==> run a: inputs <==
Design cache, start of the top module:
module cache (
    input   logic           i_hclk,
    input   logic           i_hnreset,
    input   logic           i_hsel_m,
    input   logic   [31:0]  i_haddr_m,
    input   logic           i_hwrite_m,
    input   logic   [ 2:0]  i_hsize_m,
    input   logic   [ 2:0]  i_hburst_m,
    input   logic   [ 3:0]  i_hprot_m,
    input   logic   [ 1:0]  i_htrans_m,
    input   logic           i_hmastlock_m,
    input   logic           i_hready_m,
    input   logic   [31:0]  i_hwdata_m,
    output  logic           o_hready_m,
    output  logic           o_hresp_m,
    output  logic   [31:0]  o_hrdata_m,
    input   logic           i_nbypass,
    input   logic   [31:0]  i_climit,
    input   logic           i_d_cache_en,
    output  logic           o_hsel_sl,
    output  logic           o_hready_i_sl,
    output  logic   [31:0]  o_haddr_sl,
    output  logic           o_hwrite_sl,
    output  logic   [2:0]   o_hsize_sl,
    output  logic   [1:0]   o_htrans_sl,
    output  logic   [31:0]  o_hwdata_sl,
    input   logic   [31:0]  i_hrdata_sl,
    input   logic           i_hready_o_sl,
    input   logic           i_hresp_sl,
    output  logic           o_mem_en,
    output  logic           o_mem_we,
    output  logic   [7:0]   o_mem_addr,
    output  logic   [31:0]  o_mem_wdata,
    input   logic   [31:0]  i_mem_rdata
    );
export LEC_CHECK = 0
export CAP_MARGIN = 20
export CELL_PAD_IN_SITES_DETAIL_PLACEMENT = 1
export CELL_PAD_IN_SITES_GLOBAL_PLACEMENT = 3
export CORE_MARGIN = 10
export CORE_UTILIZATION = 37
export GPL_ROUTABILITY_DRIVEN = 0
export HOLD_SLACK_MARGIN = 0.11
export PLACE_DENSITY_LB_ADDON = 0.17
export SLEW_MARGIN = 20
create_clock -name core_clock -period 7.88 [get_ports {i_hclk}]
run.sh (not shown) runs the stock make flow with config.mk's settings and CLKGATE_MAP_FILE=.
==> run b (differences from run a) <==
==> flow/config.mk (replaced) <==
export PLATFORM = sky130hd
export DESIGN_NAME = cache
export DESIGN_NICKNAME = cache
export VERILOG_FILES = /design/flow/design.v
export SDC_FILE = /design/flow/constraint.sdc
export NUM_CORES = 4
export LEC_CHECK = 0
export CAP_MARGIN = 20
export CORE_MARGIN = 2
export CORE_UTILIZATION = 20
export PLACE_DENSITY = 0.6
export SLEW_MARGIN = 20
==> flow/constraint.sdc (replaced) <==
create_clock -name core_clock -period 15.7 [get_ports {i_hclk}]
set_input_delay 3.1400 -clock core_clock [delete_from_list [all_inputs] [get_ports {i_hclk}]]
set_output_delay 3.1400 -clock core_clock [all_outputs]
set_load 0.01 [all_outputs]
==> run c (differences from run a) <==
==> flow/config.mk (replaced) <==
export PLATFORM = sky130hd
export DESIGN_NAME = cache
export DESIGN_NICKNAME = cache
export VERILOG_FILES = /design/flow/design.v
export SDC_FILE = /design/flow/constraint.sdc
export NUM_CORES = 4
export LEC_CHECK = 0
export CAP_MARGIN = 20
export CORE_MARGIN = 2
export CORE_UTILIZATION = 59
export SETUP_SLACK_MARGIN = 1.77
export SLEW_MARGIN = 20
==> flow/constraint.sdc (replaced) <==
create_clock -name core_clock -period 6.81 [get_ports {i_hclk}]
set_input_delay 1.3620 -clock core_clock [delete_from_list [all_inputs] [get_ports {i_hclk}]]
set_output_delay 1.3620 -clock core_clock [all_outputs]
set_load 0.01 [all_outputs]
==> comparison <==
Total power: run b < run a < run c.
Sequential share of layout area, lowest first: run c, run a, run b.
In run a the clock-buffer cell count is higher than in run c, by 10.
The lowest design area belongs to run b, the highest to run c.
Of run c and run b, run c has the higher critical path depth (gap 6).
The lowest hold slack belongs to run b, the highest to run c.
Utilization: run c > run a > run b.
In run c the first-iteration DRC count is higher than in run a, by about 120%.
Area after synthesis is the same in run a and run c.
Cell count: run c < run a < run b.
Run a completed and failed the layout checks on negative setup slack. Run b finished with timing, DRC and antenna clean. Run c produced a layout that fails on negative setup slack.
==> figures <==
quantity	run a	run c	run b
Run status	failed layout checks	failed layout checks	finished clean
Violated checks	negative setup slack	negative setup slack	-
Post-detailed-route wirelength per cell	29.5 um	32.7 um	22.0 um
Detailed route wirelength on metal2	55,200 um	49,400 um	43,600 um
Final critical-path setup slack	-0.944 ns	-1.87 ns	1.34 ns
Reg-to-reg slack, setup	1.70 ns	1.09 ns	8.77 ns
Die Span X	268 um	201 um	342 um
Placed Instance Area	29,300 um^2	30,000 um^2	27,700 um^2
Total die size	72,000 um^2	40,300 um^2	117,000 um^2
Count of warning messages emitted by the tools	43	47	37
CP Buf/Inv Count	12	12	6
Highest metal layer used by the detailed router	met5	met5	met4
Data required, critical path	6.30 ns	5.45 ns	12.56 ns
Total vias in the final route	24,700	28,700	22,000
Worst vdd rail ir drop	0.156 mV	0.303 mV	0.0661 mV
Cell area after layout	31,900 um^2	33,400 um^2	28,900 um^2
Met3 routed WL	11,100 um	23,700 um	8310 um
Switching Share	36.2%	37.7%	34.2%
Arrival @ worst endpoint	7.25 ns	7.32 ns	11.22 ns
Count of non-filler cells in the finished layout	4,117	3,964	4,459
Antenna violations before repair	5	23	1
DR vias/cell	6.00	7.24	4.94


==> xenon: inputs <==
cache again, from the RTL that the note above started with.
clock: 8.97 ns
lec_check: 0
abc_area: 1
cap_margin: 20
core_margin: 2
core_utilization: 72
cts_cluster_size: 24
place_density: 0.37
slew_margin: 20
==> garnet: changes against xenon <==
--- a/flow/config.mk
+++ b/flow/config.mk
@@ -7,8 +7,6 @@
 export LEC_CHECK = 0
-export ABC_AREA = 1
 export CAP_MARGIN = 20
 export CORE_MARGIN = 2
-export CORE_UTILIZATION = 72
-export CTS_CLUSTER_SIZE = 24
-export PLACE_DENSITY = 0.37
+export CORE_UTILIZATION = 45
+export PLACE_DENSITY = 0.6
 export SLEW_MARGIN = 20
==> flow/constraint.sdc (replaced) <==
create_clock -name core_clock -period 11.9 [get_ports {i_hclk}]
set_input_delay 2.3800 -clock core_clock [delete_from_list [all_inputs] [get_ports {i_hclk}]]
set_output_delay 2.3800 -clock core_clock [all_outputs]
set_load 0.01 [all_outputs]
==> out/results.ini <==
[status]
status=stopped before the end
tool.error=[ERROR DPL-0033] detailed placement checks failed during check placement.
stop_stage=clock tree synthesis (4_1_cts)

[yosys]
ys_seq_share_pct=41.0

# the run above: xenon

==> out/results.ini <==
[status]
status=timing/DRC/antenna clean

[power]
p_clk_share_pct=33.3

[drt]
wl_met2_um=45200

[finish]
biggestCellCategory=logic gates

[yosys]
ys_seq_share_pct=39.8
top_cell_area_share_pct=39.7

[timing]
rsz0062_at_grt=no

# the run above: garnet



==> v25: inputs <==
cache again, from the RTL that the note above started with.
clock: 6.81 ns
lec_check: 0
cap_margin: 20
core_margin: 2
core_utilization: 59
cts_cluster_diameter: 31
hold_slack_margin: -0.09
setup_slack_margin: 1.77
slew_margin: 20
==> inputs of v4, as changes to v25 <==
CORE_UTILIZATION = 58   (was 59)
CTS_CLUSTER_DIAMETER = default   (was 31)
HOLD_SLACK_MARGIN = default   (was -0.09)
PLACE_DENSITY = 0.6   (was default)
SETUP_SLACK_MARGIN = 1.79   (was 1.77)
==> flow/constraint.sdc (replaced) <==
create_clock -name core_clock -period 6.58 [get_ports {i_hclk}]
set_input_delay 1.3160 -clock core_clock [delete_from_list [all_inputs] [get_ports {i_hclk}]]
set_output_delay 1.3160 -clock core_clock [all_outputs]
set_load 0.01 [all_outputs]
==> reports/results.txt <==
Setup ws final: -2.172 ns
Placed Cells: 3780
Status: complete, but fails checks
Layout Check Fails: negative setup slack
Setup violations, final: 82
GR Util met1: 0.6935
Core area: 38740 sq um
Die ar.: 40960 sq um
Die y size: 202.4 um
Fp util: 0.5893
Placer Congestion: 1.103
Tot GR Track Use: 0.6041
Source of the figures above: v4

==> reports/results.txt <==
Placed Cells: 3767
Stopped at: global routing
Status: stopped before the end
GR Util met1: 0.8152
First error: [ERROR GRT-0232] Routing congestion too high. Check the congestion heatmap in the GUI.
Placer Congestion: 1.150
Fp util: 0.5948
Source of the figures above: v25



==> job 2056: inputs <==
cache again, from the RTL that the note above started with.
clock: 7.91 ns
lec_check: 0
cap_margin: 20
core_margin: 2
core_utilization: 66
gpl_routability_driven: 1
setup_slack_margin: -0.46
slew_margin: 20
==> job 9931: changes against job 2056 <==
CORE_UTILIZATION = 58   (was 66)
GPL_ROUTABILITY_DRIVEN = not set   (was 1)
PLACE_DENSITY = 0.8   (was not set)
SETUP_SLACK_MARGIN = not set   (was -0.46)
TNS_END_PERCENT = 5   (was not set)
==> flow/constraint.sdc (replaced) <==
create_clock -name core_clock -period 6.59 [get_ports {i_hclk}]
set_input_delay 1.3180 -clock core_clock [delete_from_list [all_inputs] [get_ports {i_hclk}]]
set_output_delay 1.3180 -clock core_clock [all_outputs]
set_load 0.01 [all_outputs]
==> notes <==
- Job 2056 failed in global routing on GRT-0232. Job 9931 completed, yet does not pass: negative setup slack.
- In job 2056 the die size is lower than in job 9931, by 12%.
- In synthesized cell count, job 9931 and job 2056 do not differ.
- Area after synthesis is the same in job 9931 and job 2056.
==> figures <==
|  | job 2056 | job 9931 |
|---|---|---|
| Init Core Util | 66.6% | 58.9% |
| Root buffer selected by CTS | sky130_fd_sc_hd__clkbuf_16 | sky130_fd_sc_hd__clkbuf_16 |
| Gate count after technology mapping | 2679 | 2679 |
| Total CTS buffers | 39 | 40 |
| Floorplan die area | 36100 µm² | 41000 µm² |
| Vert. Die Dim | 190 µm | 202 µm |
| I/O pin total | 330 | 330 |
| Std cell rows | 68 | 72 |
| Placer's final routability congestion estimate | 1.14 | 1.14 |
| Cell area after technology mapping | 22800 µm² | 22800 µm² |
| #FFs+latches synth | 363 | 363 |
| Setup repair bufs after CTS | 40 | 18 |
| Inst Count DP | 3643 | 3784 |
| Hold-fix buffers at CTS | 0 | 0 |
| Post-placement worst setup slack | -1.50 ns | -2.39 ns |
| Die width | 190 µm | 202 µm |
| Cell Area, Placed | 28700 µm² | 30000 µm² |
| Area of the core region | 34300 µm² | 38700 µm² |
| Dpl hpwl | 78400 µm | 83500 µm |
| Cells resized by post-CTS repair | 291 | 173 |
| Status | stopped before the end | complete, but fails checks |
| Failing step | global routing | - |
| Violated checks | - | negative setup slack |
Power figures rest on the tool's default switching activity, not on a simulated workload.
